==> trial 67 <==
==> flow/design.v <==
module ntt_16point(
    input wire clk,
    input wire rst,
    input wire start,
    input wire [111:0] data_in,
    output reg done,
    output reg [6:0] result_0,
    output reg [6:0] result_1,
    output reg [6:0] result_2,
    output reg [6:0] result_3,
    output reg [6:0] result_4,
    output reg [6:0] result_5,
    output reg [6:0] result_6,
    output reg [6:0] result_7,
    output reg [6:0] result_8,
    output reg [6:0] result_9,
    output reg [6:0] result_10,
    output reg [6:0] result_11,
    output reg [6:0] result_12,
    output reg [6:0] result_13,
    output reg [6:0] result_14,
    output reg [6:0] result_15
);
    localparam Q = 97;
    wire [6:0] omega [0:15];
    wire [6:0] input_data [0:15];
    reg [6:0] data [0:15];
    reg [3:0] stage;
    reg [4:0] i;
    reg computing;
    reg [3:0] m, k, j;
    reg [6:0] t, u, tw;
    reg [4:0] twiddle_idx;
    assign omega[0] = 1;
    assign omega[1] = 27;
    assign omega[2] = 50;
    assign omega[3] = 41;
    assign omega[4] = 96;
    assign omega[5] = 70;
    assign omega[6] = 47;
    assign omega[7] = 56;
    assign omega[8] = 1;
    assign omega[9] = 27;
    assign omega[10] = 50;
    assign omega[11] = 41;
    assign omega[12] = 96;
    assign omega[13] = 70;
    assign omega[14] = 47;
    assign omega[15] = 56;
    genvar gk;
    generate
        for (gk = 0; gk < 16; gk = gk + 1) begin : g_in
            assign input_data[gk] = data_in[7*gk +: 7];
        end
    endgenerate
    function [6:0] mod_mult;
        input [6:0] a;
        input [6:0] b;
        reg [13:0] temp;
        begin
            temp = a * b;
            mod_mult = temp % Q;
        end
    endfunction
    function [6:0] mod_add;
        input [6:0] a;
        input [6:0] b;
        reg [7:0] temp;
        begin
            temp = a + b;
            if (temp >= Q)
                mod_add = temp - Q;
            else
                mod_add = temp[6:0];
        end
    endfunction
    function [6:0] mod_sub;
        input [6:0] a;
        input [6:0] b;
        reg signed [7:0] temp;
        begin
            temp = a - b;
            if (temp < 0)
                mod_sub = temp + Q;
            else
                mod_sub = temp[6:0];
        end
    endfunction
    function [3:0] bit_reverse;
        input [3:0] idx;
        begin
            bit_reverse = {idx[0], idx[1], idx[2], idx[3]};
        end
    endfunction
    always @(posedge clk) begin
        if (rst) begin
            done <= 0;
            computing <= 0;
            stage <= 0;
            i <= 0;
        end else begin
            if (start && !computing) begin
                data[0] <= input_data[bit_reverse(0)];
                data[1] <= input_data[bit_reverse(1)];
                data[2] <= input_data[bit_reverse(2)];
                data[3] <= input_data[bit_reverse(3)];
                data[4] <= input_data[bit_reverse(4)];
                data[5] <= input_data[bit_reverse(5)];
                data[6] <= input_data[bit_reverse(6)];
                data[7] <= input_data[bit_reverse(7)];
                data[8] <= input_data[bit_reverse(8)];
                data[9] <= input_data[bit_reverse(9)];
                data[10] <= input_data[bit_reverse(10)];
                data[11] <= input_data[bit_reverse(11)];
                data[12] <= input_data[bit_reverse(12)];
                data[13] <= input_data[bit_reverse(13)];
                data[14] <= input_data[bit_reverse(14)];
                data[15] <= input_data[bit_reverse(15)];
                computing <= 1;
                done <= 0;
                stage <= 0;
                i <= 0;
            end else if (computing) begin
                if (stage < 4) begin
                    if (i < 16) begin
                        m = 1 << stage;   
                        k = i >> (stage + 1);   
                        j = i & ((1 << (stage + 1)) - 1);   
                        if (j < m) begin
                            twiddle_idx = (j << (4 - stage - 1)) & 15;
                            tw = omega[twiddle_idx];
                            t = mod_mult(tw, data[i + m]);
                            u = data[i];
                            data[i] <= mod_add(u, t);
                            data[i + m] <= mod_sub(u, t);
                        end
                        i <= i + 1;
                    end else begin
                        i <= 0;
                        stage <= stage + 1;
                    end
                end else begin
                    result_0 <= data[0];
                    result_1 <= data[1];
                    result_2 <= data[2];
                    result_3 <= data[3];
                    result_4 <= data[4];
                    result_5 <= data[5];
                    result_6 <= data[6];
                    result_7 <= data[7];
                    result_8 <= data[8];
                    result_9 <= data[9];
                    result_10 <= data[10];
                    result_11 <= data[11];
                    result_12 <= data[12];
                    result_13 <= data[13];
                    result_14 <= data[14];
                    result_15 <= data[15];
                    done <= 1;
                    computing <= 0;
                end
            end
        end
    end
endmodule
==> flow/run.sh <==
#!/bin/bash
# the make line also repeats each setting of config.mk as NAME=value (left out here)
make -C /OpenROAD-flow-scripts/flow DESIGN_CONFIG=/design/flow/config.mk WORK_HOME=/design/flow/orfs CLKGATE_MAP_FILE= finish
==> flow/config.mk <==
export PLATFORM = sky130hd
export DESIGN_NAME = ntt_16point
export DESIGN_NICKNAME = ntt_16point
export VERILOG_FILES = /design/flow/design.v
export SDC_FILE = /design/flow/constraint.sdc
export NUM_CORES = 4
export LEC_CHECK = 0
export ABC_AREA = 1
export CAP_MARGIN = 20
export CORE_ASPECT_RATIO = 0.5
export CORE_MARGIN = 2
export CORE_UTILIZATION = 72
export CTS_CLUSTER_DIAMETER = 354
export CTS_CLUSTER_SIZE = 94
export PLACE_DENSITY = 0.38
export SETUP_SLACK_MARGIN = 1.87
export SLEW_MARGIN = 20
export TNS_END_PERCENT = 10
==> flow/constraint.sdc <==
create_clock -name core_clock -period 8.16 [get_ports {clk}]
set_input_delay 1.6320 -clock core_clock [delete_from_list [all_inputs] [get_ports {clk}]]
set_output_delay 1.6320 -clock core_clock [all_outputs]
set_load 0.01 [all_outputs]
==> inputs of trial 68, as changes to trial 67 <==
- ABC_AREA: 1 -> not set
- CORE_ASPECT_RATIO: 0.5 -> not set
- CORE_UTILIZATION: 72 -> 60
- CTS_CLUSTER_DIAMETER: 354 -> not set
- CTS_CLUSTER_SIZE: 94 -> not set
- PLACE_DENSITY: 0.38 -> 0.37
- SETUP_SLACK_MARGIN: 1.87 -> not set
- TNS_END_PERCENT: 10 -> not set
==> flow/constraint.sdc (replaced) <==
create_clock -name core_clock -period 17.9 [get_ports {clk}]
set_input_delay 3.5800 -clock core_clock [delete_from_list [all_inputs] [get_ports {clk}]]
set_output_delay 3.5800 -clock core_clock [all_outputs]
set_load 0.01 [all_outputs]
==> results <==
- Trial 67 aborted during detailed placement (3_5_place_dp). Trial 68 finished with timing, DRC and antenna clean.
- Against trial 67, the area after synthesis of trial 68 is smaller by 0.89%.
- Synthesized cell count: trial 67 is higher than trial 68 (26%).
- Between trial 68 and trial 67, the lower die area is in trial 67 (gap about 18%, measured against trial 67).
